Setup of wip/xenon:
==> flow/design.v (excerpt) <==
module PCPU(
	input clock,
	input enable,
	input reset,
	input start,
	input [15:0] d_datain,
	input [15:0] i_datain,
	input [3:0] select_y,
	output wire [7:0] d_addr,
	output wire [15:0] d_dataout,
	output wire d_we,
	output wire [7:0] i_addr,
	output reg [15:0] y
);
Size: roughly 280 flip-flops.
export LEC_CHECK = 0
export ABC_AREA = 1
export CAP_MARGIN = 15
export CELL_PAD_IN_SITES_DETAIL_PLACEMENT = 1
export CELL_PAD_IN_SITES_GLOBAL_PLACEMENT = 1
export CORE_ASPECT_RATIO = 0.85
export CORE_MARGIN = 6
export CORE_UTILIZATION = 27
export CTS_CLUSTER_SIZE = 44
export GPL_ROUTABILITY_DRIVEN = 0
export GPL_TIMING_DRIVEN = 1
export HOLD_SLACK_MARGIN = 0.13
export MAX_ROUTING_LAYER = met4
export PLACE_DENSITY_LB_ADDON = 0.03
export SETUP_SLACK_MARGIN = 0.87
export SLEW_MARGIN = 5
create_clock -name core_clock -period 5.14 [get_ports {clock}]
run.sh (not shown) runs the stock make flow with config.mk's settings and CLKGATE_MAP_FILE=.
Here is what was changed in the inputs of wip/fjord compared with wip/xenon.
# wip/xenon
export LEC_CHECK = 0
export ABC_AREA = 1
export CAP_MARGIN = 15
export CELL_PAD_IN_SITES_DETAIL_PLACEMENT = 1
export CELL_PAD_IN_SITES_GLOBAL_PLACEMENT = 1
export CORE_ASPECT_RATIO = 0.85
export CORE_MARGIN = 6
export CORE_UTILIZATION = 27
export CTS_CLUSTER_SIZE = 44
export GPL_ROUTABILITY_DRIVEN = 0
export GPL_TIMING_DRIVEN = 1
export HOLD_SLACK_MARGIN = 0.13
export MAX_ROUTING_LAYER = met4
export PLACE_DENSITY_LB_ADDON = 0.03
export SETUP_SLACK_MARGIN = 0.87
export SLEW_MARGIN = 5
create_clock -name core_clock -period 5.14 [get_ports {clock}]
# wip/fjord
export LEC_CHECK = 0
export CAP_MARGIN = 20
export CORE_MARGIN = 2
export CORE_UTILIZATION = 40
export SETUP_SLACK_MARGIN = 0.16
export SLEW_MARGIN = 20
create_clock -name core_clock -period 5.23 [get_ports {clock}]
- wip/fjord: all stages complete, timing, DRC and antenna checks passed
- Looking at share of the clock period used by the worst path after layout, wip/fjord sits 11 points above wip/xenon.
- Across both runs, shortest period the worst path allows was higher for wip/fjord than for wip/xenon.
- Die size: wip/fjord is under wip/xenon
- Relative to wip/xenon, row count has decreased by about 10% in wip/fjord.
> inputs changed (wip/fjord -> wip/pepper)
# wip/fjord
export LEC_CHECK = 0
export CAP_MARGIN = 20
export CORE_MARGIN = 2
export CORE_UTILIZATION = 40
export SETUP_SLACK_MARGIN = 0.16
export SLEW_MARGIN = 20
create_clock -name core_clock -period 5.23 [get_ports {clock}]
# wip/pepper
export LEC_CHECK = 0
export ABC_AREA = 1
export CAP_MARGIN = 20
export CELL_PAD_IN_SITES_DETAIL_PLACEMENT = 2
export CELL_PAD_IN_SITES_GLOBAL_PLACEMENT = 2
export CORE_ASPECT_RATIO = 1.75
export CORE_MARGIN = 2
export CORE_UTILIZATION = 59
export GPL_TIMING_DRIVEN = 0
export SETUP_SLACK_MARGIN = 0.82
export SLEW_MARGIN = 20
create_clock -name core_clock -period 3.22 [get_ports {clock}]
==> results <==
- wip/pepper did not finish: a tool error stopped it during 3_1_place_gp_skip_io.
- Compared with wip/fjord, in wip/pepper post-synthesis instance total now larger, post-synthesis async set-or-reset flop share was more or less identical, compound-gate portion of the synthesized area went down, simple-gate portion of the synthesized area picked up an extra 12 points, mux contribution to synthesized area has decreased.
- wip/pepper vs wip/fjord — area after synthesis dropped slightly
- Compared wip/pepper vs wip/fjord, and floorplan net count is up in wip/pepper.
- wip/pepper vs wip/fjord, dominant combinational cell family by area after synthesis: simple AND/OR/NAND/NOR gates vs AND-OR/OR-AND gates
- Floorplan-stage core utilization ends up lower on wip/fjord.
- Per the comparison of wip/pepper with wip/fjord, unique cell type count in the Yosys netlist went down about 34%, die size decreased 22,000 sq um.
- Looking at Yosys chip area, wip/pepper sits below wip/fjord.
Modified inputs, wip/umber compared to wip/pepper
# wip/pepper
export LEC_CHECK = 0
export ABC_AREA = 1
export CAP_MARGIN = 20
export CELL_PAD_IN_SITES_DETAIL_PLACEMENT = 2
export CELL_PAD_IN_SITES_GLOBAL_PLACEMENT = 2
export CORE_ASPECT_RATIO = 1.75
export CORE_MARGIN = 2
export CORE_UTILIZATION = 59
export GPL_TIMING_DRIVEN = 0
export SETUP_SLACK_MARGIN = 0.82
export SLEW_MARGIN = 20
create_clock -name core_clock -period 3.22 [get_ports {clock}]
# wip/umber
export LEC_CHECK = 0
export CAP_MARGIN = 20
export CELL_PAD_IN_SITES_DETAIL_PLACEMENT = 2
export CELL_PAD_IN_SITES_GLOBAL_PLACEMENT = 1
export CORE_MARGIN = 10
export CORE_UTILIZATION = 55
export GPL_ROUTABILITY_DRIVEN = 0
export GPL_TIMING_DRIVEN = 1
export SLEW_MARGIN = 20
create_clock -name core_clock -period 5.5 [get_ports {clock}]
Results
The runs compared here, wip/pepper and wip/umber, all ended either early or with open violations.
When wip/umber is measured against wip/pepper, its simple-gate share of the synthesized area turns out 12 points lower.
Summary of wip/umber over wip/pepper: cell count after synthesis went down by 775; die area went up by 25%; site row count went down by 21; core utilization before placement went down by 4.1 points.
The adder and majority cell fraction of the synthesized area on wip/umber is in line with that on wip/pepper.
Delta (wip/umber minus wip/pepper): average footprint of a synthesized cell now sits higher; area after synthesis went up by 1.8%.


Starting RTL as in the previous note.
Settings: LEC_CHECK=0, CAP_MARGIN=20, CELL_PAD_IN_SITES_DETAIL_PLACEMENT=0, CELL_PAD_IN_SITES_GLOBAL_PLACEMENT=0, CORE_ASPECT_RATIO=0.85, CORE_MARGIN=2, CORE_UTILIZATION=61, CTS_CLUSTER_SIZE=44, GPL_ROUTABILITY_DRIVEN=1, GPL_TIMING_DRIVEN=1, HOLD_SLACK_MARGIN=0.13, SETUP_SLACK_MARGIN=-0.33, SLEW_MARGIN=5; clock period 3.4 ns.
The baseline completed, yet does not pass: negative setup slack.
Rerun with:
==> flow/config.mk (replaced) <==
export PLATFORM = sky130hd
export DESIGN_NAME = PCPU
export DESIGN_NICKNAME = PCPU
export VERILOG_FILES = /design/flow/design.v
export SDC_FILE = /design/flow/constraint.sdc
export NUM_CORES = 4
export LEC_CHECK = 0
export CAP_MARGIN = 20
export CORE_MARGIN = 2
export CORE_UTILIZATION = 55
export SLEW_MARGIN = 20
==> flow/constraint.sdc (replaced) <==
create_clock -name core_clock -period 5.23 [get_ports {clock}]
set_input_delay 1.0460 -clock core_clock [delete_from_list [all_inputs] [get_ports {clock}]]
set_output_delay 1.0460 -clock core_clock [all_outputs]
set_load 0.01 [all_outputs]
What happened:
- The changed run ran to the end with no violations
- final area went down by about 15%
- routed wire length went down by 3.2%
- utilization went down by 19 points
- worst setup slack is better by 0.93 ns
- global-route usage went down by 5.1 points
- first-iteration DRC count went down by about 30%
Rerun with:
--- a/flow/config.mk
+++ b/flow/config.mk
@@ -8,4 +8,4 @@
 export CAP_MARGIN = 20
 export CORE_MARGIN = 2
-export CORE_UTILIZATION = 55
+export CORE_UTILIZATION = 52
 export SLEW_MARGIN = 20
==> flow/constraint.sdc (replaced) <==
create_clock -name core_clock -period 5.21 [get_ports {clock}]
set_input_delay 1.0420 -clock core_clock [delete_from_list [all_inputs] [get_ports {clock}]]
set_output_delay 1.0420 -clock core_clock [all_outputs]
set_load 0.01 [all_outputs]
After rerunning: The new run passed the timing, DRC and antenna checks; sequential share of layout area went down by 0.12 points; worst hold slack is better by 0.027 ns; cell area climbs by 0.48%.
Rerun with:
--- a/flow/config.mk
+++ b/flow/config.mk
@@ -6,6 +6,7 @@
 export NUM_CORES = 4
 export LEC_CHECK = 0
+export ABC_AREA = 1
 export CAP_MARGIN = 20
 export CORE_MARGIN = 2
-export CORE_UTILIZATION = 52
+export CORE_UTILIZATION = 66
 export SLEW_MARGIN = 20
==> flow/constraint.sdc (replaced) <==
create_clock -name core_clock -period 3.3 [get_ports {clock}]
set_input_delay 0.6600 -clock core_clock [delete_from_list [all_inputs] [get_ports {clock}]]
set_output_delay 0.6600 -clock core_clock [all_outputs]
set_load 0.01 [all_outputs]
Outcome:
- The changed run did not get past 5_1_grt
- synthesized cell count goes up by 24%
- synthesized area goes down by 1.8%
- die size goes down by 22%
Rerun with:
--- a/flow/config.mk
+++ b/flow/config.mk
@@ -6,7 +6,6 @@
 export NUM_CORES = 4
 export LEC_CHECK = 0
-export ABC_AREA = 1
 export CAP_MARGIN = 20
 export CORE_MARGIN = 2
-export CORE_UTILIZATION = 66
+export CORE_UTILIZATION = 40
 export SLEW_MARGIN = 20
==> flow/constraint.sdc (replaced) <==
create_clock -name core_clock -period 5.23 [get_ports {clock}]
set_input_delay 1.0460 -clock core_clock [delete_from_list [all_inputs] [get_ports {clock}]]
set_output_delay 1.0460 -clock core_clock [all_outputs]
set_load 0.01 [all_outputs]
Effect: The changed run finished with timing, DRC and antenna clean; die size is higher by about 70%; synthesized cell count is lower by 20%; area after synthesis is higher by about 1.8%.
